===== flow/config.mk =====
export PLATFORM = sky130hd
export DESIGN_NAME = pipelined_cordic
export DESIGN_NICKNAME = pipelined_cordic
export VERILOG_FILES = /design/flow/design.v
export SDC_FILE = /design/flow/constraint.sdc
export NUM_CORES = 4
export LEC_CHECK = 0
export CAP_MARGIN = 20
export CORE_MARGIN = 2
export CORE_UTILIZATION = 40
export PLACE_DENSITY = 0.6
export SLEW_MARGIN = 20

===== flow/constraint.sdc =====
create_clock -name core_clock -period 2.46 [get_ports {Clk}]
set_input_delay 0.4920 -clock core_clock [delete_from_list [all_inputs] [get_ports {Clk}]]
set_output_delay 0.4920 -clock core_clock [all_outputs]
set_load 0.01 [all_outputs]

===== flow/design.v =====
module pipelined_cordic(
    input Clk, Rst,
    input signed[15:0] x_in, y_in, theta_in,
    output reg signed[15:0] sine_theta,
    output reg signed[15:0] cosine_theta
);
reg signed [15:0] x[0:15], y[0:15], theta[0:15], x_out[0:15], y_out[0:15], theta_out[0:15];
wire signed [15:0] atan_out [0:15];
reg [3:0] stage;  
assign atan_out[0] = 16'b0011001001000100;
assign atan_out[1] = 16'b0001110110101100;
assign atan_out[2] = 16'b0000111110101101;
assign atan_out[3] = 16'b0000011111110101;
assign atan_out[4] = 16'b0000001111111110;
assign atan_out[5] = 16'b0000001000000000;
assign atan_out[6] = 16'b0000000100000000;
assign atan_out[7] = 16'b0000000010000000;
assign atan_out[8] = 16'b0000000001000000;
assign atan_out[9] = 16'b0000000000100000;
assign atan_out[10] = 16'b0000000000010000;
assign atan_out[11] = 16'b0000000000001000;
assign atan_out[12] = 16'b0000000000000100;
assign atan_out[13] = 16'b0000000000000010;
assign atan_out[14] = 16'b0000000000000001;
assign atan_out[15] = 16'b0000000000000000;
genvar i;
generate
    for (i = 0; i < 16; i = i + 1) begin : stages
        always @(posedge Clk or posedge Rst) begin
            if (Rst)
                begin
                    x[i] <= 0;
                    y[i] <= 0;
                    theta[i] <= 0;
                end
            else 
                begin
                    if (i == 0) begin
                        x[i] <= x_in;
                        y[i] <= y_in;
                        theta[i] <= theta_in;
                    end else begin
                        x[i] <= x_out[i-1];
                        y[i] <= y_out[i-1];
                        theta[i] <= theta_out[i-1];
                    end
                end
        end
        always @(*) begin
            if (theta[i][15] == 1) begin
                x_out[i] = x[i] + (y[i] >>> (i));
                y_out[i] = y[i] - (x[i] >>> (i));
                theta_out[i] = theta[i] + atan_out[i];
            end else begin
                x_out[i] = x[i] - (y[i] >>> (i));
                y_out[i] = y[i] + (x[i] >>> (i));
                theta_out[i] = theta[i] - atan_out[i];
            end
        end
    end
endgenerate
always @(posedge Clk or posedge Rst) begin
    if (Rst) begin
        sine_theta <= 0;
        cosine_theta <= 0;
    end else begin
        sine_theta <= y_out[15];  
        cosine_theta <= x_out[15];  
    end
end
endmodule

===== flow/run.sh =====
#!/bin/bash
# the make line also repeats each setting of config.mk as NAME=value (left out here)
make -C /OpenROAD-flow-scripts/flow DESIGN_CONFIG=/design/flow/config.mk WORK_HOME=/design/flow/orfs CLKGATE_MAP_FILE= finish

==> results of run 1 <==
==> final cells by class <==
cell class | instances | area (um2)
clock buffer | 121 | 2580
tap | 1755 | 2200
clock inverter | 47 | 708
multi-input combinational | 4227 | 40400
sequential | 784 | 19600
antenna | 1 | 2.50
inverter | 352 | 1380
fill | 10035 | 49500
timing repair buffer | 1880 | 15400
==> metal layers <==
layer	up-vias	track usage	wire (um)
li1	22990	-	-
met1	22891	0.266	65100
met2	602	0.378	77600
met3	259	0.0252	4160
met4	0	0.0578	4130
met5	-	0	0
==> timing repair <==
item	in CTS	in global routing
buffers inserted	284	186
gates resized	1099	799
setup endpoints to repair	304	331
cloned	0	1
endpoints found under the hold margin	0	0
pin swaps	709	785
==> GITHUB_STEP_SUMMARY, run 1 <==
### Flow metrics

| Metric | Value |
|---|---|
| Result of the run | failed layout checks |
| Layout checks that failed | setup timing |
| Setup repair after global routing missed its margin | yes |
| Launching instance or port of the critical path | x[3][3] |
| Post-detailed-route via-to-cell ratio | 5.10 |
| Tcrit/Tclk final | 1.35 |
| OpenROAD warning count | 93 |
| Slew HR | 0.596 |
| Number of hold-slack violations in the final timing report | 0 |
| Cell Area, Synth | 53200 um2 |
| Dominant comb cell | adder cells |
| Total die size | 136000 um2 |
| Count of instantiated cells in the yosys netlist | 5422 |
| Worst path top cell family by delay | simple AND/OR/NAND/NOR gates |
| Count of H-tree levels built during CTS | 3 |
| Non-Filler Instances | 9167 |
| Startpoint kind of the worst setup timing path | register |
| Total routed wirelength | 151 mm |
| Post-synth area hogs | sky130_fd_sc_hd__dfrtp_1, sky130_fd_sc_hd__ha_1, sky130_fd_sc_hd__xnor2_1 |
| Area share of and/or/nand/nor cells after synthesis | 0.102 |
| Clk ins delay skew pair | 0.71 ns |
| Number of design rule violations left after detail routing | 0 |
| Initial detailed-routing violation count | 2203 |
| Cell Rows | 133 |
| Mean Syn Cell Area | 9.81 um2 |
| Synthesized-area fraction occupied by xor and xnor cells | 0.123 |
| Iteration tally of the first detailed-router pass | 7 |
| Post-detailed-route wirelength per cell | 16.5 um |
| Post-synthesis to final-layout area growth | 54.7% |
| CTS tree | yes |
| Most frequently used cell type in the post-synthesis netlist | sky130_fd_sc_hd__dfrtp_1 |
| Seq cells post-synth | 784 |
| Quantity of hold-fixing buffers added after cts | 0 |
| Placed insts | 8642 |
| Mux share | 0.0125 |
| Core region area | 132000 um2 |
| Number of buffer cells added on primary ports | 81 |
| Area reported by Yosys stat | 53200 um2 |
| Total clock buffers created by CTS | 93 |
| CP max stage cell | sky130_fd_sc_hd__or4_4 |
| Max frequency | 0.301 GHz |
| Global-route wire length before repair | 237 mm |
| Placed standard-cell area | 67500 um2 |
| Die Y | 369 um |
| Worst endpoint required time | 3.04 ns |
| Distinct cell type count after synthesis | 82 |
| Slew @ Worst Pin | 0.606 ns |
| CTS max path bufs | 3 |
| Count of final setup violators | 220 |
| Routability congestion estimate from global placement | 0.897 |
| Cell-by-cell trace of the critical path | inv_2 > ha_4 > nand2b_4 > or4_4 > or2_4 > nor2_4 > nor2_2 > xnor2_1 > ha_1 > a21oi_2 > nor2b_1 > o21ai_2 > nand2_1 > a41o_1 > buf_4 > o21ai_2 > a21oi_2 > xnor2_1 |
| Horizontal extent of the die | 369 um |
| Root Buffer | sky130_fd_sc_hd__clkbuf_16 |
| Initial antenna violation count | 0 |
| Post-route design area | 82300 um2 |
| Fin nets | 8175 |
| Total clock sinks | 784 |
| Worst hold start | y_in[7] |
| Setup Slack @ Placement | -0.781 ns |
| Clock Skew | 0.0344 ns |
| Buffer and inverter count on the worst path | 2 |
| Vias after detailed routing | 46742 |
| Vias in the first global route | 48247 |
| Final critical delay including setup and external delays | 3.33 ns |
| Reg-to-reg startpoint | x[3][3] |
| Synthesized-area fraction occupied by adder cells | 0.192 |
| Synth warn | 7 |
| Initial Utilization | 0.404 |
| Hold Path End | y[0][7] |
| Top cells by instance count after synthesis | sky130_fd_sc_hd__dfrtp_1, sky130_fd_sc_hd__ha_1, sky130_fd_sc_hd__a21oi_1 |
| Worst hold slack | 0.218 ns |
| Worst reg-to-reg path cell count | 18 |
| All-layer global routing usage | 0.211 |
| Final HPWL from detailed placement | 106 mm |
| Leading register cell type out of synthesis | sky130_fd_sc_hd__dfrtp_1 |
| Endpoint of the worst-slack reg-to-reg timing path | y[4][15] |
| Clk pin slew, worst setup/hold paths | 0.06 ns |
| Largest net degree at the start of global routing | 111 |
| Max-slew violation count | 0 |
| Number of routed nets with antenna violations | 0 |
| Largest area contributor in the synthesized netlist | sky130_fd_sc_hd__dfrtp_1 |
| Reported max-cap violation count | 0 |
| Crit path capture type | register |
| Setup TNS Final | -50.74 ns |
| Share of the yosys chip area belonging to registers | 0.369 |
| Number of nets at floorplan | 6259 |
| Worst hold path cell count | 1 |
| Cell count after synthesis | 5422 |
| Crit Path Class | reg2reg |
| Longest individual stage delay on the worst path | 0.41 ns |
| Hold Path Class | in2reg |
| Share of async-settable or async-resettable flops after synthesis | 1.00 |
| Gr ovfl total | 0 |
| Fraction of the mapped netlist area in compound gates | 0.172 |
| Number of flops mapped to enable cells by yosys | 0 |
| Final core area utilization | 0.624 |
| Worst-case setup margin in the final layout | -0.867 ns |
| Critical path data arrival time | 3.90 ns |
| Endpoint of the worst setup timing path | y[4][15] |
| Number of ports placed on the die boundary | 82 |
| Total stage count of the critical path | 18 |
| Reg2reg setup slack | -0.87 ns |
| Crit path max fanout | 3 |
| Top area contributor share | 0.369 |
==> run 2: changes to the inputs <==
- CORE_UTILIZATION: 40 -> 69
- CTS_CLUSTER_SIZE: not set -> 42
- HOLD_SLACK_MARGIN: not set -> 0.29
- SETUP_SLACK_MARGIN: not set -> -0.19
- clock period: 2.46 -> 2.72 ns (I/O delays scaled with it)
==> run 2 against run 1 <==
Still fails the layout checks on setup timing. Die area decreased by 42%. Global-route usage increased by 15 points. Worst hold slack improved by 0.087 ns. Via count increased by 9.8%. Final area decreased by 15%. Routed wire length increased by 24%. Non-clock buffer count decreased by 684. Synthesized area unchanged. Synthesized cell count unchanged. Sequential share of layout area increased by 4.1 points.
==> GITHUB_STEP_SUMMARY, run 2 <==
### Flow metrics

| Metric | Value |
|---|---|
| Iteration tally of the first detailed-router pass | 8 |
| Top cells by instance count after synthesis | sky130_fd_sc_hd__dfrtp_1, sky130_fd_sc_hd__ha_1, sky130_fd_sc_hd__a21oi_1 |
| Final HPWL from detailed placement | 104 mm |
| Crit path max fanout | 3 |
| Mux share | 0.0125 |
| Count of instantiated cells in the yosys netlist | 5422 |
| Fraction of the mapped netlist area in compound gates | 0.172 |
| Crit Path Class | reg2reg |
| Synthesized-area fraction occupied by xor and xnor cells | 0.123 |
| Worst endpoint required time | 3.32 ns |
| Seq cells post-synth | 784 |
| Number of flops mapped to enable cells by yosys | 0 |
| Share of the yosys chip area belonging to registers | 0.369 |
| Slew HR | 0.310 |
| Total routed wirelength | 187 mm |
| Reg-to-reg startpoint | y[5][6] |
| Largest net degree at the start of global routing | 100 |
| Worst path top cell family by delay | AND-OR/OR-AND gates |
| Routability congestion estimate from global placement | 0.942 |
| Mean Syn Cell Area | 9.81 um2 |
| CTS max path bufs | 3 |
| Worst hold start | y_in[10] |
| Dominant comb cell | adder cells |
| CP max stage cell | sky130_fd_sc_hd__a221oi_2 |
| Vias in the first global route | 47024 |
| Number of ports placed on the die boundary | 82 |
| Total clock buffers created by CTS | 87 |
| Worst hold path cell count | 1 |
| Cell Area, Synth | 53200 um2 |
| Area reported by Yosys stat | 53200 um2 |
| Global-route wire length before repair | 233 mm |
| Total clock sinks | 784 |
| Initial Utilization | 0.699 |
| Clk pin slew, worst setup/hold paths | 0.07 ns |
| Horizontal extent of the die | 282 um |
| Synth warn | 7 |
| Hold Path End | y[0][10] |
| Area share of and/or/nand/nor cells after synthesis | 0.102 |
| Placed standard-cell area | 63000 um2 |
| Most frequently used cell type in the post-synthesis netlist | sky130_fd_sc_hd__dfrtp_1 |
| Post-detailed-route via-to-cell ratio | 6.62 |
| Share of async-settable or async-resettable flops after synthesis | 1.00 |
| Launching instance or port of the critical path | y[5][6] |
| Placed insts | 7476 |
| Result of the run | failed layout checks |
| Top area contributor share | 0.369 |
| Combined area of the multi-input logic cells | 35500 um2 |
| Count of final setup violators | 242 |
| Setup TNS Final | -57.85 ns |
| Distinct cell type count after synthesis | 82 |
| Synthesized-area fraction occupied by adder cells | 0.192 |
| Non-Filler Instances | 7752 |
| Initial detailed-routing violation count | 5623 |
| Post-detailed-route wirelength per cell | 24.2 um |
| Total die size | 79300 um2 |
| Number of nets at floorplan | 6259 |
| Core region area | 76100 um2 |
| Buffer and inverter count on the worst path | 3 |
| Endpoint of the worst setup timing path | x[6][12] |
| Startpoint kind of the worst setup timing path | register |
| Filler Cells Inserted | 2797 |
| Area taken by flip-flops and latches | 19600 um2 |
| Number of design rule violations left after detail routing | 0 |
| Critical path data arrival time | 4.23 ns |
| Max-slew violation count | 0 |
| Count of H-tree levels built during CTS | 3 |
| Number of routed nets with antenna violations | 0 |
| Cell count after synthesis | 5422 |
| Cell-by-cell trace of the critical path | inv_2 > ha_4 > nand3b_1 > nor2_1 > nor2_1 > xor2_1 > buf_4 > ha_1 > buf_4 > o21ai_0 > nand2b_1 > o41a_1 > a221oi_2 > nand2b_1 > a21oi_2 > xnor2_1 |
| Number of hold-slack violations in the final timing report | 0 |
| Die Y | 282 um |
| Worst reg-to-reg path cell count | 16 |
| Root Buffer | sky130_fd_sc_hd__clkbuf_16 |
| Endpoint of the worst-slack reg-to-reg timing path | x[6][12] |
| Largest area contributor in the synthesized netlist | sky130_fd_sc_hd__dfrtp_1 |
| Worst-case setup margin in the final layout | -0.904 ns |
| Slew @ Worst Pin | 1.03 ns |
| Longest individual stage delay on the worst path | 0.61 ns |
| Layout checks that failed | setup timing |
| Post-synth area hogs | sky130_fd_sc_hd__dfrtp_1, sky130_fd_sc_hd__ha_1, sky130_fd_sc_hd__xnor2_1 |
| Setup repair after global routing missed its margin | yes |
| Post-synthesis to final-layout area growth | 31.7% |
| Initial antenna violation count | 9 |
| Leading register cell type out of synthesis | sky130_fd_sc_hd__dfrtp_1 |
| Number of buffer cells added on primary ports | 81 |
| Total stage count of the critical path | 16 |
| Clk ins delay skew pair | 0.69 ns |
| Crit path capture type | register |
| Tcrit/Tclk final | 1.33 |
| Final critical delay including setup and external delays | 3.62 ns |
| OpenROAD warning count | 92 |
| Reg2reg setup slack | -0.90 ns |
| Vias after detailed routing | 51306 |
| Cell Rows | 101 |
| Reported max-cap violation count | 0 |
| Hold Path Class | in2reg |
| CTS tree | yes |
| Max frequency | 0.276 GHz |
| Fin nets | 7485 |
| Clock Skew | 0.0251 ns |
| Gr ovfl total | 0 |
| All-layer global routing usage | 0.364 |
| Post-route design area | 70100 um2 |
## run 2: repair_timing
| action | CTS | global route |
|---|---|---|
| hold buffers | 0 | 0 |
| gates resized | 188 | 557 |
| buffers inserted | 51 | 95 |
| setup endpoints to repair | 105 | 177 |
| pin swaps | 95 | 351 |
## run 2: area by class of cell
class | instances | share of cell area
well taps | 1030 | 0.0184
diodes | 8 | 0.000286
multi-input cells | 4227 | 0.506
inverters | 352 | 0.0191
flip-flops and latches | 784 | 0.280
repair buffers | 1196 | 0.134
clock inverters | 28 | 0.00525
clock buffers | 127 | 0.0363
## run 2: stage by stage
stage	setup WS (ns)	hold WS, ns	utilization
final	-0.904	0.305	0.921
after CTS	-0.411	0.305	0.881
after detailed placement	-0.495	0.336	0.828
after floorplan	-8.58	0.331	-
after global routing	-1.00	0.295	0.921
after global placement	-0.418	0.332	0.828
## run 2: metal layers
layer | routed length, um | track usage
met5 | 42 | 0
met4 | 15100 | 0.144
met3 | 17300 | 0.0559
met1 | 66500 | 0.444
met2 | 88500 | 0.646
==> run 3: changes to the inputs <==
- SETUP_SLACK_MARGIN: -0.19 -> -0.2
- clock period: 2.72 -> 2.71 ns (I/O delays scaled with it)
==> run 3 against run 2 <==
The run now fails in global routing. Synthesized area unchanged. Synthesized cell count is the same. Die area is the same.
==> GITHUB_STEP_SUMMARY, run 3 <==
### Flow metrics

| Metric | Value |
|---|---|
| Share of the yosys chip area belonging to registers | 0.369 |
| Number of flops mapped to enable cells by yosys | 0 |
| CTS max path bufs | 3 |
| Cell count after synthesis | 5422 |
| Die Y | 282 um |
| Dominant comb cell | adder cells |
| Root Buffer | sky130_fd_sc_hd__clkbuf_16 |
| Setup Slack @ Placement | -0.559 ns |
| Distinct cell type count after synthesis | 82 |
| Synthesized-area fraction occupied by xor and xnor cells | 0.123 |
| Count of instantiated cells in the yosys netlist | 5422 |
| Placed standard-cell area | 63100 um2 |
| Top area contributor share | 0.369 |
| Area reported by Yosys stat | 53200 um2 |
| Synthesized-area fraction occupied by adder cells | 0.192 |
| Top cells by instance count after synthesis | sky130_fd_sc_hd__dfrtp_1, sky130_fd_sc_hd__ha_1, sky130_fd_sc_hd__a21oi_1 |
| Post-synth area hogs | sky130_fd_sc_hd__dfrtp_1, sky130_fd_sc_hd__ha_1, sky130_fd_sc_hd__xnor2_1 |
| Number of nets at floorplan | 6259 |
| Total die size | 79300 um2 |
| Number of ports placed on the die boundary | 82 |
| Share of async-settable or async-resettable flops after synthesis | 1.00 |
| Area share of and/or/nand/nor cells after synthesis | 0.102 |
| Placed insts | 7496 |
| Routability congestion estimate from global placement | 0.962 |
| Quantity of hold-fixing buffers added after cts | 0 |
| Cell Rows | 101 |
| Count of H-tree levels built during CTS | 3 |
| Leading register cell type out of synthesis | sky130_fd_sc_hd__dfrtp_1 |
| Most frequently used cell type in the post-synthesis netlist | sky130_fd_sc_hd__dfrtp_1 |
| Synth warn | 7 |
| Total clock sinks | 784 |
| Result of the run | aborted with a tool error |
| Cell Area, Synth | 53200 um2 |
| Core region area | 76100 um2 |
| Seq cells post-synth | 784 |
| Horizontal extent of the die | 282 um |
| Mean Syn Cell Area | 9.81 um2 |
| Mux share | 0.0125 |
| Largest area contributor in the synthesized netlist | sky130_fd_sc_hd__dfrtp_1 |
| Number of buffer cells added on primary ports | 81 |
| Last stage reached | global routing |
| Final HPWL from detailed placement | 105 mm |
| Total clock buffers created by CTS | 87 |
| Initial Utilization | 0.699 |
| Fraction of the mapped netlist area in compound gates | 0.172 |
## run 3: metrics by stage
stage | util | hold slack, ns | TNS, ns
after floorplan | - | 0.331 | -6744.47
after global placement | 0.830 | 0.332 | -19.23
after detailed placement | 0.830 | 0.335 | -32.68
after CTS | 0.888 | 0.310 | -25.24
## run 3: repair_timing
item,CTS
hold endpoints to repair,0
buffers inserted,79
setup endpoints to repair,116
pin swaps,127
gates resized,226
==> run 4: changes to the inputs <==
- CORE_UTILIZATION: 69 -> 70
- CTS_CLUSTER_SIZE: 42 -> 37
- HOLD_SLACK_MARGIN: 0.29 -> not set
- PLACE_DENSITY: 0.6 -> not set
- SETUP_SLACK_MARGIN: -0.2 -> not set
- clock period: 2.71 -> 2.8 ns (I/O delays scaled with it)
==> run 4 against run 3 <==
Die area is 1.4% lower. Synthesized cell count unchanged. Synthesized area is the same. Now fails the layout checks on setup timing.
==> GITHUB_STEP_SUMMARY, run 4 <==
### Flow metrics

| Metric | Value |
|---|---|
| Result of the run | failed layout checks |
| Layout checks that failed | setup timing |
| Setup repair after global routing missed its margin | yes |
| Worst hold path cell count | 1 |
| Fraction of the mapped netlist area in compound gates | 0.172 |
| Post-synth area hogs | sky130_fd_sc_hd__dfrtp_1, sky130_fd_sc_hd__ha_1, sky130_fd_sc_hd__xnor2_1 |
| OpenROAD warning count | 95 |
| Share of async-settable or async-resettable flops after synthesis | 1.00 |
| Core region area | 75600 um2 |
| Top area contributor share | 0.369 |
| Iteration tally of the first detailed-router pass | 12 |
| Initial antenna violation count | 13 |
| Largest net degree at the start of global routing | 112 |
| Final HPWL from detailed placement | 101 mm |
| Total routed wirelength | 205 mm |
| Largest area contributor in the synthesized netlist | sky130_fd_sc_hd__dfrtp_1 |
| CTS tree | yes |
| Top cells by instance count after synthesis | sky130_fd_sc_hd__dfrtp_1, sky130_fd_sc_hd__ha_1, sky130_fd_sc_hd__a21oi_1 |
| Number of buffer cells added on primary ports | 81 |
| Total die size | 78200 um2 |
| Cell-by-cell trace of the critical path | inv_1 > ha_2 > nand2b_1 > or4_4 > or2_4 > nor2_1 > nor2_1 > xnor2_1 > ha_1 > a21oi_2 > nor2b_1 > o21ai_1 > nand2_1 > a41o_1 > o41ai_2 > xnor2_1 |
| Clk ins delay skew pair | 0.67 ns |
| Final critical delay including setup and external delays | 3.49 ns |
| Endpoint of the worst setup timing path | y[4][13] |
| Synthesized-area fraction occupied by xor and xnor cells | 0.123 |
| Global-route wire length before repair | 236 mm |
| Worst-case setup margin in the final layout | -0.689 ns |
| Mean Syn Cell Area | 9.81 um2 |
| Mux share | 0.0125 |
| Initial detailed-routing violation count | 6622 |
| CTS max path bufs | 3 |
| Count of final setup violators | 207 |
| Count of instantiated cells in the yosys netlist | 5422 |
| Most frequently used cell type in the post-synthesis netlist | sky130_fd_sc_hd__dfrtp_1 |
| Worst reg-to-reg path cell count | 16 |
| Launching instance or port of the critical path | x[3][4] |
| Cell Rows | 101 |
| Synthesized-area fraction occupied by adder cells | 0.192 |
| Routability congestion estimate from global placement | 0.940 |
| Hold Path Class | in2reg |
| Seq cells post-synth | 784 |
| Horizontal extent of the die | 280 um |
| Post-synthesis to final-layout area growth | 33.0% |
| Reg2reg setup slack | -0.69 ns |
| Clock Skew | 0.0277 ns |
| Vias after detailed routing | 53311 |
| Buffer and inverter count on the worst path | 1 |
| Fin nets | 7367 |
| Post-detailed-route via-to-cell ratio | 7.03 |
| Number of flops mapped to enable cells by yosys | 0 |
| Vias in the first global route | 47187 |
| Startpoint kind of the worst setup timing path | register |
| Total clock buffers created by CTS | 85 |
| Count of H-tree levels built during CTS | 3 |
| All-layer global routing usage | 0.371 |
| Crit path capture type | register |
| Total stage count of the critical path | 16 |
| Setup TNS Final | -47.32 ns |
| Worst hold start | x_in[11] |
| Root Buffer | sky130_fd_sc_hd__clkbuf_16 |
| Number of routed nets with antenna violations | 0 |
| Leading register cell type out of synthesis | sky130_fd_sc_hd__dfrtp_1 |
| Worst hold slack | 0.318 ns |
| Gr ovfl total | 0 |
| Post-detailed-route wirelength per cell | 27.0 um |
| Number of nets at floorplan | 6259 |
| CP max stage cell | sky130_fd_sc_hd__or4_4 |
| Worst path top cell family by delay | simple AND/OR/NAND/NOR gates |
| Critical path data arrival time | 4.07 ns |
| Setup Slack @ Placement | -0.401 ns |
| Endpoint of the worst-slack reg-to-reg timing path | y[4][13] |
| Clk pin slew, worst setup/hold paths | 0.06 ns |
| Filler Cells Inserted | 2285 |
| Slew @ Worst Pin | 1.13 ns |
| Die Y | 280 um |
| Area reported by Yosys stat | 53200 um2 |
| Number of hold-slack violations in the final timing report | 0 |
| Distinct cell type count after synthesis | 82 |
| Area share of and/or/nand/nor cells after synthesis | 0.102 |
| Crit path max fanout | 3 |
| Initial Utilization | 0.704 |
| Synth warn | 7 |
| Worst endpoint required time | 3.38 ns |
| Dominant comb cell | adder cells |
| Total clock sinks | 784 |
| Max-slew violation count | 0 |
| Number of design rule violations left after detail routing | 0 |
| Share of the yosys chip area belonging to registers | 0.369 |
| Number of ports placed on the die boundary | 82 |
| Crit Path Class | reg2reg |
| Reported max-cap violation count | 0 |
| Tcrit/Tclk final | 1.25 |
| Longest individual stage delay on the worst path | 0.46 ns |
| Hold Path End | x[0][11] |
| Cell Area, Synth | 53200 um2 |
| Max frequency | 0.287 GHz |
| Reg-to-reg startpoint | x[3][4] |
| Cell count after synthesis | 5422 |
| Slew HR | 0.241 |
## run 4: final cells by class
type                    count  area (um2)  share of cell area
clock inverters            41         557             0.00787
flip-flops and latches    784       19600               0.278
repair buffers           1079        8660               0.122
inverters                 352        1350              0.0191
diodes                      5        12.5            0.000177
well taps                 978        1220              0.0173
multi-input cells        4227       36900               0.521
clock buffers             114        2420              0.0342
repair inverters            1        5.00           0.0000707
## run 4: timing repair
action | in CTS | in global routing
gates resized | 370 | 675
pin swaps | 256 | 477
setup buffers | 111 | 155
hold buffers | 0 | 0
endpoints found under the setup margin | 133 | 222
cloned | 0 | 1
## run 4: per-layer routing
layer | vias up | wire [um] | GRT usage
met1 | 25251 | 67500 | 0.453
met3 | 2103 | 22200 | 0.0583
li1 | 21387 | - | -
met5 | - | 87 | 0
met2 | 4556 | 93500 | 0.658
met4 | 14 | 21500 | 0.147
## run 4: through the flow
step           utilization  instances  area (um2)
2_1_floorplan            -       5422       53600
3_3_place_gp         0.810       7181       61200
3_5_place_dp         0.810       7181       61200
4_1_cts              0.882       7443       66600
5_1_grt              0.936       7577       70800
6_report             0.936       7581       70800
==> run 5: changes to the inputs <==
- CORE_UTILIZATION: 70 -> 72
- CTS_CLUSTER_SIZE: 37 -> not set
- PLACE_DENSITY_LB_ADDON: not set -> 0.25
- clock period: 2.8 -> 2.75 ns (I/O delays scaled with it)
==> run 5 against run 4 <==
The run now fails in global routing. Die area down 2.7%. Synthesized area unchanged. Synthesized cell count unchanged.
==> GITHUB_STEP_SUMMARY, run 5 <==
### Flow metrics

| Metric | Value |
|---|---|
| Result of the run | aborted with a tool error |
| Seq cells post-synth | 784 |
| Count of instantiated cells in the yosys netlist | 5422 |
| Top area contributor share | 0.369 |
| Post-synth area hogs | sky130_fd_sc_hd__dfrtp_1, sky130_fd_sc_hd__ha_1, sky130_fd_sc_hd__xnor2_1 |
| CTS max path bufs | 3 |
| Number of nets at floorplan | 6259 |
| Number of ports placed on the die boundary | 82 |
| Total clock buffers created by CTS | 82 |
| Largest area contributor in the synthesized netlist | sky130_fd_sc_hd__dfrtp_1 |
| Dominant comb cell | adder cells |
| Last stage reached | global routing |
| Total clock sinks | 784 |
| Number of buffer cells added on primary ports | 81 |
| All-layer global routing usage | 0.746 |
| Fraction of the mapped netlist area in compound gates | 0.172 |
| Top cells by instance count after synthesis | sky130_fd_sc_hd__dfrtp_1, sky130_fd_sc_hd__ha_1, sky130_fd_sc_hd__a21oi_1 |
| Synth warn | 7 |
| Error that stopped the run | [ERROR GRT-0116] Global routing finished with congestion. Check the congestion regions in the DRC Viewer. |
| Mux share | 0.0125 |
| Cell count after synthesis | 5422 |
| Routability congestion estimate from global placement | 0.929 |
| Core region area | 73100 um2 |
| Leading register cell type out of synthesis | sky130_fd_sc_hd__dfrtp_1 |
| Root Buffer | sky130_fd_sc_hd__clkbuf_16 |
| Share of the yosys chip area belonging to registers | 0.369 |
| Horizontal extent of the die | 276 um |
| Gr ovfl total | 90 |
| Cell Rows | 99 |
| Area reported by Yosys stat | 53200 um2 |
| Number of flops mapped to enable cells by yosys | 0 |
| Setup Slack @ Placement | -0.408 ns |
| Most frequently used cell type in the post-synthesis netlist | sky130_fd_sc_hd__dfrtp_1 |
| Final HPWL from detailed placement | 102 mm |
| Total die size | 76100 um2 |
| Count of H-tree levels built during CTS | 3 |
| Mean Syn Cell Area | 9.81 um2 |
| Distinct cell type count after synthesis | 82 |
| Synthesized-area fraction occupied by xor and xnor cells | 0.123 |
| Die Y | 276 um |
| Area share of and/or/nand/nor cells after synthesis | 0.102 |
| Share of async-settable or async-resettable flops after synthesis | 1.00 |
| Synthesized-area fraction occupied by adder cells | 0.192 |
| Cell Area, Synth | 53200 um2 |
| Initial Utilization | 0.728 |
[run 5: per-layer routing]
layer  overflow  track usage
met5          4        0.343
met4         52        0.720
met3          7        0.629
met2         27        0.903
met1          0        0.733
[run 5: per-stage QoR]
stage	instance area, um2	instances	util
after CTS	68500	7567	0.938
after detailed placement	61600	7212	0.843
after global placement	61600	7212	0.843
after floorplan	53600	5422	-
[run 5: timing repair]
| item | 4_1_cts |
|---|---|
| setup endpoints to repair | 214 |
| hold buffers | 0 |
| setup buffers | 211 |
| pin swaps | 392 |
| gates resized | 625 |
==> run 6: changes to the inputs <==
- PLACE_DENSITY: not set -> 0.78
- PLACE_DENSITY_LB_ADDON: 0.25 -> not set
- SETUP_SLACK_MARGIN: not set -> 0.82
- clock period: 2.75 -> 3.11 ns (I/O delays scaled with it)
==> run 6 against run 5 <==
The flow again stops in global routing. Synthesized cell count stayed put. Die area stayed put. Synthesized area stayed put.
==> GITHUB_STEP_SUMMARY, run 6 <==
### Flow metrics

| Metric | Value |
|---|---|
| Synthesized-area fraction occupied by xor and xnor cells | 0.123 |
| Top area contributor share | 0.369 |
| Placed standard-cell area | 57600 um2 |
| Total die size | 76100 um2 |
| Root Buffer | sky130_fd_sc_hd__clkbuf_16 |
| Synthesized-area fraction occupied by adder cells | 0.192 |
| Area share of and/or/nand/nor cells after synthesis | 0.102 |
| Cell Rows | 99 |
| Final HPWL from detailed placement | 95.1 mm |
| Die Y | 276 um |
| Largest area contributor in the synthesized netlist | sky130_fd_sc_hd__dfrtp_1 |
| Number of nets at floorplan | 6259 |
| Count of H-tree levels built during CTS | 3 |
| Synth warn | 7 |
| Fraction of the mapped netlist area in compound gates | 0.172 |
| Initial Utilization | 0.728 |
| Distinct cell type count after synthesis | 82 |
| Result of the run | aborted with a tool error |
| Most frequently used cell type in the post-synthesis netlist | sky130_fd_sc_hd__dfrtp_1 |
| Number of ports placed on the die boundary | 82 |
| Quantity of hold-fixing buffers added after cts | 0 |
| Placed insts | 6688 |
| Number of flops mapped to enable cells by yosys | 0 |
| Post-synth area hogs | sky130_fd_sc_hd__dfrtp_1, sky130_fd_sc_hd__ha_1, sky130_fd_sc_hd__xnor2_1 |
| Cell Area, Synth | 53200 um2 |
| Leading register cell type out of synthesis | sky130_fd_sc_hd__dfrtp_1 |
| Total clock buffers created by CTS | 84 |
| Cell count after synthesis | 5422 |
| CTS max path bufs | 3 |
| Mux share | 0.0125 |
| Top cells by instance count after synthesis | sky130_fd_sc_hd__dfrtp_1, sky130_fd_sc_hd__ha_1, sky130_fd_sc_hd__a21oi_1 |
| Core region area | 73100 um2 |
| Routability congestion estimate from global placement | 0.955 |
| Total clock sinks | 784 |
| Last stage reached | global routing |
| Share of the yosys chip area belonging to registers | 0.369 |
| Horizontal extent of the die | 276 um |
| Number of buffer cells added on primary ports | 81 |
| Count of instantiated cells in the yosys netlist | 5422 |
| Mean Syn Cell Area | 9.81 um2 |
| Setup Slack @ Placement | -0.349 ns |
| Area reported by Yosys stat | 53200 um2 |
| Seq cells post-synth | 784 |
| Share of async-settable or async-resettable flops after synthesis | 1.00 |
| Dominant comb cell | adder cells |
## run 6: timing repair
item                       CTS
resized                    443
buffers inserted           164
gates cloned                 0
pin swaps                  254
setup endpoints to repair  404
==> run 7: changes to the inputs <==
- ABC_AREA: not set -> 1
- CELL_PAD_IN_SITES_DETAIL_PLACEMENT: not set -> 0
- CELL_PAD_IN_SITES_GLOBAL_PLACEMENT: not set -> 0
- CTS_CLUSTER_SIZE: not set -> 72
- MAX_ROUTING_LAYER: not set -> met5
- PLACE_DENSITY: 0.78 -> not set
- PLACE_DENSITY_LB_ADDON: not set -> 0.2
- SETUP_SLACK_MARGIN: 0.82 -> 0.72
- SLEW_MARGIN: 20 -> 35
- clock period: 3.11 -> 2.8 ns (I/O delays scaled with it)
==> run 7 against run 6 <==
Now fails the layout checks on setup timing. Die area up 9.8%. Synthesized cell count up 37%. Synthesized area up 10%.
==> GITHUB_STEP_SUMMARY, run 7 <==
### Flow metrics

| Metric | Value |
|---|---|
| Number of hold-slack violations in the final timing report | 0 |
| Vias in the first global route | 55475 |
| Share of async-settable or async-resettable flops after synthesis | 1.00 |
| All-layer global routing usage | 0.406 |
| Routing layer with the top usage in global route | met2 |
| Post-detailed-route wirelength per cell | 22.7 um |
| Horizontal extent of the die | 289 um |
| Root Buffer | sky130_fd_sc_hd__clkbuf_16 |
| Number of design rule violations left after detail routing | 0 |
| Endpoint of the worst setup timing path | cosine_theta[13] |
| Core region area | 80500 um2 |
| Number of flops mapped to enable cells by yosys | 0 |
| Tcrit/Tclk final | 1.14 |
| Layout checks that failed | setup timing |
| Slew @ Worst Pin | 1.03 ns |
| Startpoint kind of the worst setup timing path | register |
| Synth warn | 7 |
| Final critical delay including setup and external delays | 3.19 ns |
| Seq cells post-synth | 784 |
| Most frequently used cell type in the post-synthesis netlist | sky130_fd_sc_hd__nand2_1 |
| Placed insts | 8648 |
| Global-route wire length before repair | 273 mm |
| Non-Filler Instances | 9088 |
| Area reported by Yosys stat | 58500 um2 |
| Top area contributor share | 0.335 |
| Routability congestion estimate from global placement | 1.01 |
| Slew HR | 0.308 |
| Hold Path Class | in2async |
| Crit Path Class | reg2reg |
| Number of ports placed on the die boundary | 82 |
| Cell-by-cell trace of the critical path | nand2_4 > clkinvlp_4 > ha_1 > inv_1 > o21ai_0 > a21oi_1 > nand2_1 > nand2_1 > nand3_1 > nand2_1 > nand2_1 > nand2_1 > nand2_1 |
| Number of routed nets with antenna violations | 0 |
| Largest net degree at the start of global routing | 105 |
| OpenROAD warning count | 94 |
| Synthesized-area fraction occupied by adder cells | 0.174 |
| Fin nets | 8792 |
| Total routed wirelength | 206 mm |
| Met1 Use GR | 0.427 |
| Setup TNS Final | -6.48 ns |
| Global routing usage on met3 | 0.0664 |
| Reg-to-reg startpoint | theta[15][15] |
| Buffer and inverter count on the worst path | 2 |
| CTS max path bufs | 3 |
| Crit path max fanout | 7 |
| Synthesized-area fraction occupied by xor and xnor cells | 0.0967 |
| Reg2reg setup slack | -0.39 ns |
| Endpoint of the worst-slack reg-to-reg timing path | cosine_theta[13] |
| Number of nets at floorplan | 8250 |
| Cell Rows | 104 |
| Distinct cell type count after synthesis | 54 |
| Longest individual stage delay on the worst path | 0.47 ns |
| Initial detailed-routing violation count | 7353 |
| Total clock buffers created by CTS | 84 |
| Vias after detailed routing | 59716 |
| Worst endpoint required time | 3.37 ns |
| Post-detailed-route via-to-cell ratio | 6.57 |
| Clk ins delay skew pair | 0.71 ns |
| Initial Utilization | 0.726 |
| Gr ovfl total | 0 |
| Post-synth area hogs | sky130_fd_sc_hd__dfrtp_1, sky130_fd_sc_hd__ha_1, sky130_fd_sc_hd__nand2_1 |
| Area share of and/or/nand/nor cells after synthesis | 0.211 |
| CTS tree | yes |
| Count of instantiated cells in the yosys netlist | 7413 |
| Crit path capture type | register |
| Fraction of the mapped netlist area in compound gates | 0.117 |
| Leading register cell type out of synthesis | sky130_fd_sc_hd__dfrtp_1 |
| Cell mode on critical path | sky130_fd_sc_hd__nand2_1 |
| Setup Slack @ Placement | -0.0211 ns |
| Filler Cells Inserted | 3797 |
| Total clock sinks | 784 |
| Clock Skew | 0.0589 ns |
| Critical path data arrival time | 3.77 ns |
| Die Y | 289 um |
| Clk pin slew, worst setup/hold paths | 0.07 ns |
| Dominant comb cell | simple AND/OR/NAND/NOR gates |
| Largest area contributor in the synthesized netlist | sky130_fd_sc_hd__dfrtp_1 |
| Mux share | 0.000342 |
| Initial antenna violation count | 5 |
| Met2 usage | 0.732 |
| Iteration tally of the first detailed-router pass | 14 |
| Worst path top cell family by delay | simple AND/OR/NAND/NOR gates |
| Final HPWL from detailed placement | 120 mm |
| Total stage count of the critical path | 13 |
| Top cells by instance count after synthesis | sky130_fd_sc_hd__nand2_1, sky130_fd_sc_hd__inv_1, sky130_fd_sc_hd__dfrtp_1 |
| Post-synthesis to final-layout area growth | 21.8% |
| Share of the yosys chip area belonging to registers | 0.335 |
| Setup repair after global routing missed its margin | yes |
| Cell count after synthesis | 7413 |
| Cell Area, Synth | 58500 um2 |
| Count of H-tree levels built during CTS | 3 |
| Count of final setup violators | 50 |
| Worst-case setup margin in the final layout | -0.395 ns |
| Result of the run | failed layout checks |
| Reported max-cap violation count | 0 |
| Number of buffer cells added on primary ports | 81 |
| Total die size | 83500 um2 |
| Max-slew violation count | 0 |
| Max frequency | 0.313 GHz |
| Worst reg-to-reg path cell count | 13 |
| Mean Syn Cell Area | 7.89 um2 |
| CP max stage cell | sky130_fd_sc_hd__dfrtp_2 |
| Launching instance or port of the critical path | theta[15][15] |
## run 7: layout make-up
class | count | area (um2) | area share
clock inverters | 39 | 578 | 0.00811
multi-input cells | 5615 | 39200 | 0.551
well taps | 1060 | 1330 | 0.0186
clock buffers | 116 | 2420 | 0.0340
repair buffers | 499 | 4300 | 0.0603
flip-flops and latches | 784 | 19700 | 0.276
repair inverters | 3 | 20.0 | 0.000281
diodes | 4 | 10.0 | 0.000140
inverters | 968 | 3680 | 0.0517
## run 7: through the flow
step	area, um2	util	hold slack [ns]
floorplan	58900	-	0.331
global placement	62100	0.771	0.332
detailed placement	62100	0.771	0.335
CTS	67800	0.842	0.288
global route	71300	0.885	0.309
finish	71300	0.885	0.308
## run 7: layer usage
metal / share of wire / up-vias
met1: 0.32 / 27514
met4: 0.11 / 6
met2: 0.47 / 4765
met5: 0.00030 / -
li1: - / 25420
met3: 0.10 / 2011
## run 7: repair_timing
action / in CTS / in global routing
hold buffers: 0 / 0
buffers inserted: 139 / 138
pin swaps: 189 / 250
resized: 482 / 568
endpoints found under the setup margin: 480 / 528
cloned: 2 / 2
==> run 8: changes to the inputs <==
- ABC_AREA: 1 -> not set
- CELL_PAD_IN_SITES_DETAIL_PLACEMENT: 0 -> not set
- CELL_PAD_IN_SITES_GLOBAL_PLACEMENT: 0 -> not set
- CTS_CLUSTER_SIZE: 72 -> not set
- MAX_ROUTING_LAYER: met5 -> not set
- PLACE_DENSITY: not set -> 0.67
- PLACE_DENSITY_LB_ADDON: 0.2 -> not set
- SETUP_SLACK_MARGIN: 0.72 -> 0.89
- SLEW_MARGIN: 35 -> 20
- TNS_END_PERCENT: not set -> 5
- clock period: 2.8 -> 3.07 ns (I/O delays scaled with it)
==> run 8 against run 7 <==
The layout still fails its checks (setup timing). Global-route usage shrank 4.0 points. Worst hold slack gained 0.025 ns. Routed wire length shrank 16%. Utilization grew 2.6 points. Die area shrank 9.0%. Via count shrank 20%. Fmax shrank 18%. Final area shrank 6.6%. Critical endpoint is now x[12][12]. Largest cell class unchanged.
==> GITHUB_STEP_SUMMARY, run 8 <==
### Flow metrics

| Metric | Value |
|---|---|
| Result of the run | failed layout checks |
| Layout checks that failed | setup timing |
| Iteration tally of the first detailed-router pass | 27 |
| Post-detailed-route wirelength per cell | 24.6 um |
| Endpoint of the worst-slack reg-to-reg timing path | x[12][12] |
| Reg-to-reg startpoint | y[11][13] |
| Final critical delay including setup and external delays | 3.89 ns |
| Leading register cell type out of synthesis | sky130_fd_sc_hd__dfrtp_1 |
| Top cells by instance count after synthesis | sky130_fd_sc_hd__dfrtp_1, sky130_fd_sc_hd__ha_1, sky130_fd_sc_hd__a21oi_1 |
| Clk pin slew, worst setup/hold paths | 0.07 ns |
| Placed insts | 6765 |
| Total clock sinks | 784 |
| Tcrit/Tclk final | 1.27 |
| Crit path max fanout | 4 |
| Total stage count of the critical path | 14 |
| Most frequently used cell type in the post-synthesis netlist | sky130_fd_sc_hd__dfrtp_1 |
| Total die size | 76100 um2 |
| Clk ins delay skew pair | 0.68 ns |
| Root Buffer | sky130_fd_sc_hd__clkbuf_16 |
| Reg2reg setup slack | -0.82 ns |
| Slew @ Worst Pin | 1.22 ns |
| Top area contributor share | 0.369 |
| All-layer global routing usage | 0.366 |
| Die Y | 276 um |
| Met2 wirelength from detailed routing | 82.1 mm |
| Filler Cells Inserted | 2864 |
| Core region area | 73100 um2 |
| Max frequency | 0.257 GHz |
| Endpoint of the worst setup timing path | x[12][12] |
| Cell Rows | 99 |
| Critical path data arrival time | 4.43 ns |
| Area share of and/or/nand/nor cells after synthesis | 0.102 |
| Setup TNS Final | -8.53 ns |
| Total routed wirelength | 173 mm |
| Number of ports placed on the die boundary | 82 |
| Slew HR | 0.181 |
| Largest area contributor in the synthesized netlist | sky130_fd_sc_hd__dfrtp_1 |
| Area reported by Yosys stat | 53200 um2 |
| Fin nets | 6853 |
| Share of async-settable or async-resettable flops after synthesis | 1.00 |
| Distinct cell type count after synthesis | 82 |
| OpenROAD warning count | 92 |
| Longest individual stage delay on the worst path | 0.94 ns |
| Fraction of the mapped netlist area in compound gates | 0.172 |
| Initial detailed-routing violation count | 5193 |
| Non-Filler Instances | 7055 |
| Worst endpoint required time | 3.60 ns |
| Crit path capture type | register |
| Total clock buffers created by CTS | 84 |
| Cell count after synthesis | 5422 |
| Quantity of hold-fixing buffers added after cts | 0 |
| Number of design rule violations left after detail routing | 0 |
| Worst reg-to-reg path cell count | 14 |
| Hold Path Class | reg2reg |
| Global-route wire length before repair | 226 mm |
| CTS tree | yes |
| Buffer and inverter count on the worst path | 1 |
| Startpoint kind of the worst setup timing path | register |
| Worst hold start | theta[7][5] |
| Number of hold-slack violations in the final timing report | 0 |
| Post-synthesis to final-layout area growth | 25.1% |
| Synthesized-area fraction occupied by xor and xnor cells | 0.123 |
| Initial antenna violation count | 17 |
| Hold Path End | theta[8][5] |
| Launching instance or port of the critical path | y[11][13] |
| Count of final setup violators | 50 |
| Synth warn | 7 |
| Count of instantiated cells in the yosys netlist | 5422 |
| Post-synth area hogs | sky130_fd_sc_hd__dfrtp_1, sky130_fd_sc_hd__ha_1, sky130_fd_sc_hd__xnor2_1 |
| Final HPWL from detailed placement | 93.0 mm |
| Count of H-tree levels built during CTS | 3 |
| CP max stage cell | sky130_fd_sc_hd__nor3_1 |
| Vias in the first global route | 44825 |
| Max-slew violation count | 0 |
| Initial Utilization | 0.728 |
| Number of buffer cells added on primary ports | 81 |
| Vias after detailed routing | 47541 |
| Routed length on met3 | 16.2 mm |
| Dominant comb cell | adder cells |
| Mux share | 0.0125 |
| Gr ovfl total | 0 |
| Routability congestion estimate from global placement | 0.940 |
| Setup repair after global routing missed its margin | yes |
| Worst-case setup margin in the final layout | -0.824 ns |
| Seq cells post-synth | 784 |
| Cell Area, Synth | 53200 um2 |
| Largest net degree at the start of global routing | 66 |
| Post-detailed-route via-to-cell ratio | 6.74 |
| Worst hold path cell count | 0 |
| Clock Skew | 0.0484 ns |
| CTS max path bufs | 3 |
| Synthesized-area fraction occupied by adder cells | 0.192 |
| Number of flops mapped to enable cells by yosys | 0 |
| Mean Syn Cell Area | 9.81 um2 |
| Horizontal extent of the die | 276 um |
| Reported max-cap violation count | 0 |
| Number of routed nets with antenna violations | 0 |
| Uppermost routed layer | met5 |
| Crit Path Class | reg2reg |
| Worst path top cell family by delay | simple AND/OR/NAND/NOR gates |
| Cell-by-cell trace of the critical path | nor2_4 > nand2_1 > ha_1 > inv_1 > o21ai_1 > ha_1 > a21o_1 > a21o_1 > nor3_1 > nor2_1 > and3_4 > o21ai_2 > nand2b_1 > xor2_1 |
| Worst hold slack | 0.333 ns |
| Met1 routed wirelength after detailed routing | 61.1 mm |
| Number of nets at floorplan | 6259 |
| Share of the yosys chip area belonging to registers | 0.369 |
run 8: layout make-up:
cell class | instances | area [um2] | share of cell area
Timing Repair Buffer | 567 | 4910 | 0.0737
Clock inverter | 36 | 423 | 0.00636
Tap cell | 959 | 1200 | 0.0180
Sequential cell | 784 | 19700 | 0.295
Antenna cell | 10 | 25.0 | 0.000376
Inverter | 352 | 1360 | 0.0205
Multi-Input combinational cell | 4227 | 36500 | 0.549
Clock buffer | 120 | 2420 | 0.0364
run 8: what timing repair did:
item                                   CTS  global route
endpoints found under the hold margin    0             0
buffers inserted                        59            63
pin swaps                              412           412
cloned                                   0             2
gates resized                          546           493
setup endpoints to repair              436           460
run 8: through the flow:
step                      instance area, um2   util  worst slack, ns
after floorplan                        53200      -            -8.30
after global placement                 57900  0.793           -0.102
after detailed placement               57900  0.793           -0.172
after CTS                              63700  0.871          -0.0450
after global routing                   66500  0.910            -1.05
final                                  66500  0.910           -0.824
run 8: per-layer routing:
| layer | up-vias | GRT usage |
|---|---|---|
| li1 | 20356 | - |
| met1 | 22784 | 0.441 |
| met3 | 1278 | 0.0518 |
| met5 | - | 0 |
| met4 | 24 | 0.147 |
| met2 | 3099 | 0.660 |
==> run 9: changes to the inputs <==
- CTS_CLUSTER_SIZE: not set -> 90
- PLACE_DENSITY: 0.67 -> 0.78
- SETUP_SLACK_MARGIN: 0.89 -> not set
- TNS_END_PERCENT: 5 -> not set
- clock period: 3.07 -> 3.09 ns (I/O delays scaled with it)
==> run 9 against run 8 <==
Still fails the layout checks on setup timing. Sequential share of layout area up 1.7 points. Fmax up 21%. Final area down 5.4%. Synthesized cell count unchanged. Critical path depth up 3. Setup slack better by 0.68 ns. Final cell count down 1.2%. First-iteration DRC count down 44%. Largest cell class unchanged.
==> GITHUB_STEP_SUMMARY, run 9 <==
### Flow metrics

| Metric | Value |
|---|---|
| Worst endpoint required time | 3.60 ns |
| Count of instantiated cells in the yosys netlist | 5422 |
| Total routed wirelength | 131 mm |
| Total die size | 76100 um2 |
| Worst hold start | theta[5][7] |
| Cell Rows | 99 |
| Cell count after synthesis | 5422 |
| Worst path top cell family by delay | simple AND/OR/NAND/NOR gates |
| Longest individual stage delay on the worst path | 0.46 ns |
| OpenROAD warning count | 91 |
| Setup Slack @ Placement | -0.197 ns |
| CTS tree | yes |
| CP max stage cell | sky130_fd_sc_hd__or4_4 |
| Horizontal extent of the die | 276 um |
| Largest area contributor in the synthesized netlist | sky130_fd_sc_hd__dfrtp_1 |
| Startpoint kind of the worst setup timing path | register |
| Number of ports placed on the die boundary | 82 |
| Hold Path Class | reg2reg |
| Number of flops mapped to enable cells by yosys | 0 |
| Clk ins delay skew pair | 0.64 ns |
| Post-synthesis to final-layout area growth | 18.4% |
| Launching instance or port of the critical path | x[3][3] |
| Die Y | 276 um |
| Cell-by-cell trace of the critical path | inv_1 > ha_2 > nand2b_1 > or4_4 > or2_4 > nor2_4 > nor2_2 > xnor2_1 > ha_1 > a21oi_2 > nor2b_1 > o21ai_2 > nand2_1 > a41o_1 > o21ai_2 > a21oi_2 > xnor2_1 |
| Post-synth area hogs | sky130_fd_sc_hd__dfrtp_1, sky130_fd_sc_hd__ha_1, sky130_fd_sc_hd__xnor2_1 |
| Max-slew violation count | 0 |
| Total stage count of the critical path | 17 |
| All-layer global routing usage | 0.332 |
| Global-route wire length before repair | 206 mm |
| Tcrit/Tclk final | 1.05 |
| Largest net degree at the start of global routing | 97 |
| Fin nets | 6779 |
| Vias after detailed routing | 42359 |
| Result of the run | failed layout checks |
| Cell Area, Synth | 53200 um2 |
| Endpoint of the worst setup timing path | y[4][15] |
| Count of H-tree levels built during CTS | 3 |
| Root Buffer | sky130_fd_sc_hd__clkbuf_16 |
| Number of buffer cells added on primary ports | 81 |
| Crit Path Class | reg2reg |
| Setup TNS Final | -0.548 ns |
| Number of hold-slack violations in the final timing report | 0 |
| Vias in the first global route | 41802 |
| Distinct cell type count after synthesis | 82 |
| Seq cells post-synth | 784 |
| Share of the yosys chip area belonging to registers | 0.369 |
| Crit path max fanout | 3 |
| Hold Path End | theta[6][7] |
| Initial Utilization | 0.728 |
| Leading register cell type out of synthesis | sky130_fd_sc_hd__dfrtp_1 |
| Synthesized-area fraction occupied by adder cells | 0.192 |
| Number of antenna repair diodes | 0 |
| Top area contributor share | 0.369 |
| CTS max path bufs | 3 |
| Critical path data arrival time | 3.74 ns |
| Most frequently used cell type in the post-synthesis netlist | sky130_fd_sc_hd__dfrtp_1 |
| Initial antenna violation count | 2 |
| Synth warn | 7 |
| Clock Skew | 0.0180 ns |
| Endpoint of the worst-slack reg-to-reg timing path | y[4][15] |
| Final HPWL from detailed placement | 93.6 mm |
| Mean Syn Cell Area | 9.81 um2 |
| Post-detailed-route via-to-cell ratio | 6.08 |
| Share of async-settable or async-resettable flops after synthesis | 1.00 |
| Worst-case setup margin in the final layout | -0.140 ns |
| Clk pin slew, worst setup/hold paths | 0.06 ns |
| Mux share | 0.0125 |
| Crit path capture type | register |
| Synthesized-area fraction occupied by xor and xnor cells | 0.123 |
| Slew HR | 0.537 |
| Area share of and/or/nand/nor cells after synthesis | 0.102 |
| Iteration tally of the first detailed-router pass | 18 |
| Total clock sinks | 784 |
| Fraction of the mapped netlist area in compound gates | 0.172 |
| Total clock buffers created by CTS | 86 |
| Max frequency | 0.310 GHz |
| Post-detailed-route wirelength per cell | 18.8 um |
| Count of final setup violators | 11 |
| Area reported by Yosys stat | 53200 um2 |
| Initial detailed-routing violation count | 2930 |
| Top cells by instance count after synthesis | sky130_fd_sc_hd__dfrtp_1, sky130_fd_sc_hd__ha_1, sky130_fd_sc_hd__a21oi_1 |
| Slew @ Worst Pin | 0.687 ns |
| Buffer and inverter count on the worst path | 1 |
| Setup repair after global routing missed its margin | yes |
| Number of nets at floorplan | 6259 |
| Layout checks that failed | setup timing |
| Reported max-cap violation count | 0 |
| Worst hold path cell count | 0 |
| Reg2reg setup slack | -0.14 ns |
| Routability congestion estimate from global placement | 0.931 |
| Reg-to-reg startpoint | x[3][3] |
| Number of design rule violations left after detail routing | 0 |
| Worst reg-to-reg path cell count | 17 |
| Final critical delay including setup and external delays | 3.23 ns |
| Gr ovfl total | 0 |
| Number of routed nets with antenna violations | 0 |
| Dominant comb cell | adder cells |
| Core region area | 73100 um2 |
==> run 9: layer usage <==
layer / vias up / routed length (um) / share of wire / track usage
met5: - / 8 / 0.000061 / 0
met4: 2 / 4280 / 0.033 / 0.112
met3: 321 / 6710 / 0.051 / 0.0452
met2: 1153 / 66200 / 0.50 / 0.579
met1: 20707 / 54200 / 0.41 / 0.426
li1: 20176 / - / - / -
==> run 9: timing repair <==
action,in CTS,in global routing
setup buffers,12,71
hold buffers,0,0
resized,49,348
endpoints found under the setup margin,36,129
pin swaps,14,150
==> run 9: cell type report <==
type	instances	area [um2]
Multi-Input combinational cell	4227	33600
Sequential cell	784	19600
Fill cell	3927	10100
Timing Repair Buffer	491	4090
Clock buffer	112	2480
Inverter	352	1350
Tap cell	959	1200
Clock inverter	45	586
==> run 9: per-stage QoR <==
step	cells	cell area (um2)	utilization	hold WS, ns
final	6970	63000	0.861	0.343
after global routing	6970	63000	0.861	0.350
after CTS	6902	61000	0.835	0.346
after detailed placement	6733	57600	0.789	0.335
after global placement	6733	57600	0.789	0.332
after floorplan	5422	53200	-	0.331
==> run 10: changes to the inputs <==
- CELL_PAD_IN_SITES_DETAIL_PLACEMENT: not set -> 0
- CELL_PAD_IN_SITES_GLOBAL_PLACEMENT: not set -> 0
- CTS_CLUSTER_SIZE: 90 -> 52
- MAX_ROUTING_LAYER: not set -> met5
- PLACE_DENSITY: 0.78 -> not set
- PLACE_DENSITY_LB_ADDON: not set -> 0.01
- SLEW_MARGIN: 20 -> 0
- clock period: 3.09 -> 4.0 ns (I/O delays scaled with it)
==> run 10 against run 9 <==
Global-route usage shrank 1.5 points. Synthesized area is the same. Register-to-register slack gained 0.56 ns. Now clean on timing, DRC and antenna.
==> GITHUB_STEP_SUMMARY, run 10 <==
### Flow metrics

| Metric | Value |
|---|---|
| Number of ports placed on the die boundary | 82 |
| Vias after detailed routing | 40086 |
| Routing layer with the top usage in global route | met2 |
| Number of buffers added for setup after CTS | 0 |
| Cell Rows | 99 |
| Clk pin slew, worst setup/hold paths | 0.06 ns |
| Iteration tally of the first detailed-router pass | 23 |
| Critical path data arrival time | 4.14 ns |
| Hold Path Class | reg2reg |
| Number of design rule violations left after detail routing | 0 |
| Initial Utilization | 0.728 |
| Post-synth area hogs | sky130_fd_sc_hd__dfrtp_1, sky130_fd_sc_hd__ha_1, sky130_fd_sc_hd__xnor2_1 |
| Cell Area, Synth | 53200 um2 |
| Final critical delay including setup and external delays | 3.58 ns |
| Setup repair after global routing missed its margin | no |
| Worst endpoint required time | 4.56 ns |
| Crit path max fanout | 5 |
| Total clock sinks | 784 |
| Clk ins delay skew pair | 0.65 ns |
| Die Y | 276 um |
| Worst path top cell family by delay | simple AND/OR/NAND/NOR gates |
| Launching instance or port of the critical path | y[2][7] |
| Largest area contributor in the synthesized netlist | sky130_fd_sc_hd__dfrtp_1 |
| Startpoint kind of the worst setup timing path | register |
| Clock Skew | 0.0291 ns |
| Worst hold path cell count | 0 |
| Buffer and inverter count on the worst path | 0 |
| CP max stage cell | sky130_fd_sc_hd__nor3b_1 |
| Endpoint of the worst-slack reg-to-reg timing path | x[3][15] |
| Synthesized-area fraction occupied by xor and xnor cells | 0.123 |
| Count of instantiated cells in the yosys netlist | 5422 |
| Most frequently used cell type in the post-synthesis netlist | sky130_fd_sc_hd__dfrtp_1 |
| Post-synthesis to final-layout area growth | 10.3% |
| Initial antenna violation count | 2 |
| Final core area utilization | 0.802 |
| Fin nets | 6433 |
| Tcrit/Tclk final | 0.895 |
| Routability congestion estimate from global placement | 0.951 |
| Reg-to-reg startpoint | y[2][7] |
| Fraction of the mapped netlist area in compound gates | 0.172 |
| Worst reg-to-reg path cell count | 12 |
| Share of async-settable or async-resettable flops after synthesis | 1.00 |
| Number of nets at floorplan | 6259 |
| Number of buffer cells added on primary ports | 81 |
| Total die size | 76100 um2 |
| Worst hold start | theta[6][3] |
| Total clock buffers created by CTS | 86 |
| Total routed wirelength | 120 mm |
| Cell-by-cell trace of the critical path | or3_1 > nor3b_1 > a21oi_1 > xor2_1 > ha_1 > nor2b_1 > a221o_1 > or3_1 > a41oi_1 > o31ai_1 > a21oi_1 > xnor2_1 |
| Dominant comb cell | adder cells |
| CTS tree | yes |
| Seq cells post-synth | 784 |
| Top area contributor share | 0.369 |
| Gr ovfl total | 0 |
| Top cells by instance count after synthesis | sky130_fd_sc_hd__dfrtp_1, sky130_fd_sc_hd__ha_1, sky130_fd_sc_hd__a21oi_1 |
| Result of the run | complete, no violations |
| Count of H-tree levels built during CTS | 3 |
| Mean Syn Cell Area | 9.81 um2 |
| Slew HR | 0.450 |
| Horizontal extent of the die | 276 um |
| Core region area | 73100 um2 |
| Count of final setup violators | 0 |
| Share of the yosys chip area belonging to registers | 0.369 |
| OpenROAD warning count | 90 |
| Post-detailed-route wirelength per cell | 18.0 um |
| Mux share | 0.0125 |
| Max-slew violation count | 0 |
| CTS max path bufs | 3 |
| Setup TNS Final | 0 ns |
| Root Buffer | sky130_fd_sc_hd__clkbuf_16 |
| Endpoint of the worst setup timing path | x[3][15] |
| Slew @ Worst Pin | 0.816 ns |
| Number of routed nets with antenna violations | 0 |
| Synthesized-area fraction occupied by adder cells | 0.192 |
| Filler Cells Inserted | 4797 |
| Quantity of hold-fixing buffers added after cts | 0 |
| Area reported by Yosys stat | 53200 um2 |
| All-layer global routing usage | 0.317 |
| Leading register cell type out of synthesis | sky130_fd_sc_hd__dfrtp_1 |
| Number of antenna repair diodes | 0 |
| Total stage count of the critical path | 12 |
| Post-detailed-route via-to-cell ratio | 6.05 |
| Global-route wire length before repair | 196 mm |
| Hold Path End | theta[7][3] |
| Initial detailed-routing violation count | 2756 |
| Largest net degree at the start of global routing | 138 |
| Met1 Use GR | 0.417 |
| Global routing usage on met3 | 0.0468 |
| Number of flops mapped to enable cells by yosys | 0 |
| Final HPWL from detailed placement | 91.2 mm |
| Crit path capture type | register |
| Count of cells resized by post-cts repair | 0 |
| Area share of and/or/nand/nor cells after synthesis | 0.102 |
| Crit Path Class | reg2reg |
| Cell count after synthesis | 5422 |
| Synth warn | 7 |
| Distinct cell type count after synthesis | 82 |
| Met2 usage | 0.548 |
| Longest individual stage delay on the worst path | 0.51 ns |
| Reg2reg setup slack | 0.42 ns |
| Max frequency | 0.279 GHz |
| Vias in the first global route | 39702 |
| Reported max-cap violation count | 0 |
| Number of hold-slack violations in the final timing report | 0 |
==> run 10: area by class of cell <==
cell class / instances / area [um2] / share of cell area
multi-input combinational: 4227 / 32000 / 0.546
clock buffer: 109 / 2430 / 0.0415
timing repair buffer: 145 / 1480 / 0.0252
sequential: 784 / 19600 / 0.335
tap: 959 / 1200 / 0.0205
inverter: 352 / 1330 / 0.0226
clock inverter: 50 / 571 / 0.00973
==> run 10: layer usage <==
metal  vias to the layer above  share of wire
li1                      19487              -
met1                     19375           0.44
met2                       988           0.49
met3                       234          0.051
met4                         2          0.026
met5                         -       0.000084
==> run 10: through the flow <==
| stage | setup slack [ns] | std cells | hold slack (ns) | area [um2] |
|---|---|---|---|---|
| after detailed placement | 0.533 | 6467 | 0.335 | 55600 |
| after CTS | 0.506 | 6626 | 0.326 | 58600 |
| after global placement | 0.659 | 6467 | 0.332 | 55600 |
| after floorplan | -7.56 | 5422 | 0.331 | 53200 |
| final | 0.420 | 6626 | 0.334 | 58600 |
| after global routing | 0.158 | 6626 | 0.343 | 58600 |
